==> v38: inputs <==
Design MazeRunner, start of the top module:
module MazeRunner(clk,RST_n,SS_n,MOSI,MISO,SCLK,PWMR,PWML,
                  DIRR,DIRL,IR_EN,BMPL_n,BMPR_n,buzz,
				  buzz_n,RX,LED);
==> flow/config.mk <==
export PLATFORM = sky130hd
export DESIGN_NAME = MazeRunner
export DESIGN_NICKNAME = MazeRunner
export VERILOG_FILES = /design/flow/design.v
export SDC_FILE = /design/flow/constraint.sdc
export NUM_CORES = 4
export LEC_CHECK = 0
export CAP_MARGIN = 20
export CORE_MARGIN = 2
export CORE_UTILIZATION = 72
export CTS_CLUSTER_SIZE = 50
export PLACE_DENSITY = 0.64
export SETUP_SLACK_MARGIN = -0.46
export SLEW_MARGIN = 20
==> flow/constraint.sdc <==
create_clock -name core_clock -period 4.6 [get_ports {clk}]
set_input_delay 0.9200 -clock core_clock [delete_from_list [all_inputs] [get_ports {clk}]]
set_output_delay 0.9200 -clock core_clock [all_outputs]
set_load 0.01 [all_outputs]
run.sh (not shown) runs the stock make flow with config.mk's settings and CLKGATE_MAP_FILE=.
==> inputs of v13, as changes to v38 <==
- ABC_AREA: unset -> 1
- CTS_CLUSTER_SIZE: 50 -> 74
- MAX_ROUTING_LAYER: unset -> met4
- PLACE_DENSITY: 0.64 -> 0.37
- SETUP_SLACK_MARGIN: -0.46 -> 1.44
==> flow/constraint.sdc (replaced) <==
create_clock -name core_clock -period 5.12 [get_ports {clk}]
set_input_delay 1.0240 -clock core_clock [delete_from_list [all_inputs] [get_ports {clk}]]
set_output_delay 1.0240 -clock core_clock [all_outputs]
set_load 0.01 [all_outputs]
==> comparison table <==
Worst Clk Skew: v38 0.02964 ns; v13 0.04864 ns
Placeable core region: v38 30350 sq um; v13 30590 sq um
IR drop worst, VDD: v38 0.0004061 V; v13 0.0003217 V
Complex Gates by Area: v38 13.25%; v13 11.41%
Met1 Routed Length: v38 22340 microns; v13 25170 microns
Internal: v38 5.875 mW; v13 5.448 mW
Share of synthesized area spent on multiplexers: v38 2.080%; v13 0.1455%
Cell type with the highest occurrence count on the critical path: v38 sky130_fd_sc_hd__buf_4; v13 sky130_fd_sc_hd__nand2_2
Data buffer area share: v38 9.464%; v13 8.773%
Top layer used by detailed routing: v38 met5; v13 met4
Clock latency of the later-clocked register in the worst-skew pair: v38 0.57 ns; v13 0.59 ns
Switching share of power: v38 22.09%; v13 21.61%
Filler Cells Inserted: v38 1295; v13 1097
Register fraction of the total cell area: v38 38.22%; v13 36.79%
Number of multi-input logic gates: v38 1566; v13 1676
Worst stage delay on the critical path: v38 0.54 ns; v13 0.52 ns
Power share of the clock group: v38 47.2%; v13 49.4%
Non-filler cells, final: v38 2913; v13 3240
Launch point of the critical path: v38 iCMDPROC.tmr[18]$_DFF_PN0_; v13 iCMDPROC.tmr[16]$_DFF_PN0_
Result of the run: v38 failed layout checks; v13 failed layout checks
Violated checks: v38 setup timing; v13 setup timing
Proportion of cell area occupied by multi-input gates: v38 43.17%; v13 41.75%
Number of cells after detailed placement: v38 2779; v13 3000
Antenna cell count: v38 2; v13 3
Starting utilization of the core area: v38 72.53%; v13 73.07%

==> inputs of run Y <==
MazeRunner again, from the RTL that the note above started with.
Settings: LEC_CHECK=0, ABC_AREA=1, CAP_MARGIN=0, CORE_MARGIN=2, CORE_UTILIZATION=72, CTS_CLUSTER_DIAMETER=268, CTS_CLUSTER_SIZE=10, PLACE_DENSITY=0.36, SETUP_SLACK_MARGIN=-0.08, SLEW_MARGIN=40, TNS_END_PERCENT=5; clock period 4.36 ns.
==> run G: changes against run Y <==
==> flow/config.mk (replaced) <==
export PLATFORM = sky130hd
export DESIGN_NAME = MazeRunner
export DESIGN_NICKNAME = MazeRunner
export VERILOG_FILES = /design/flow/design.v
export SDC_FILE = /design/flow/constraint.sdc
export NUM_CORES = 4
export LEC_CHECK = 0
export ABC_AREA = 1
export CAP_MARGIN = 20
export CORE_MARGIN = 2
export CORE_UTILIZATION = 72
export CTS_CLUSTER_DIAMETER = 25
export PLACE_DENSITY_LB_ADDON = 0.19
export SETUP_SLACK_MARGIN = 1.2
export SLEW_MARGIN = 0
==> flow/constraint.sdc (replaced) <==
create_clock -name core_clock -period 5.09 [get_ports {clk}]
set_input_delay 1.0180 -clock core_clock [delete_from_list [all_inputs] [get_ports {clk}]]
set_output_delay 1.0180 -clock core_clock [all_outputs]
set_load 0.01 [all_outputs]
==> qor summary <==
item	run G	run Y
Simple logic cell fraction of the synthesized area	17.8%	17.8%
Post-CTS Repair Setup Buffers	143	17
Depth of the CTS H-tree	3	2
Placed Area	24000 µm²	24300 µm²
Dpl cells	3004	3090
Die height	180 µm	180 µm
Number of buffers on the longest clock path	3	3
Routability congestion estimate from global placement	0.915	0.906
Total clock buffers created by CTS	100	46
Status	did not finish	failed layout checks
Last stage reached	global routing (5_1_grt)	-
Layout check failures	-	setup timing
Sum of net half-perimeters after detailed placement	35900 µm	35500 µm
Post-CTS Resized	177	96
Post-place setup slack	-350 ps	-1600 ps
Total die area	32500 µm²	32500 µm²
No activity file was given, so power comes from the tool's default toggle rates.
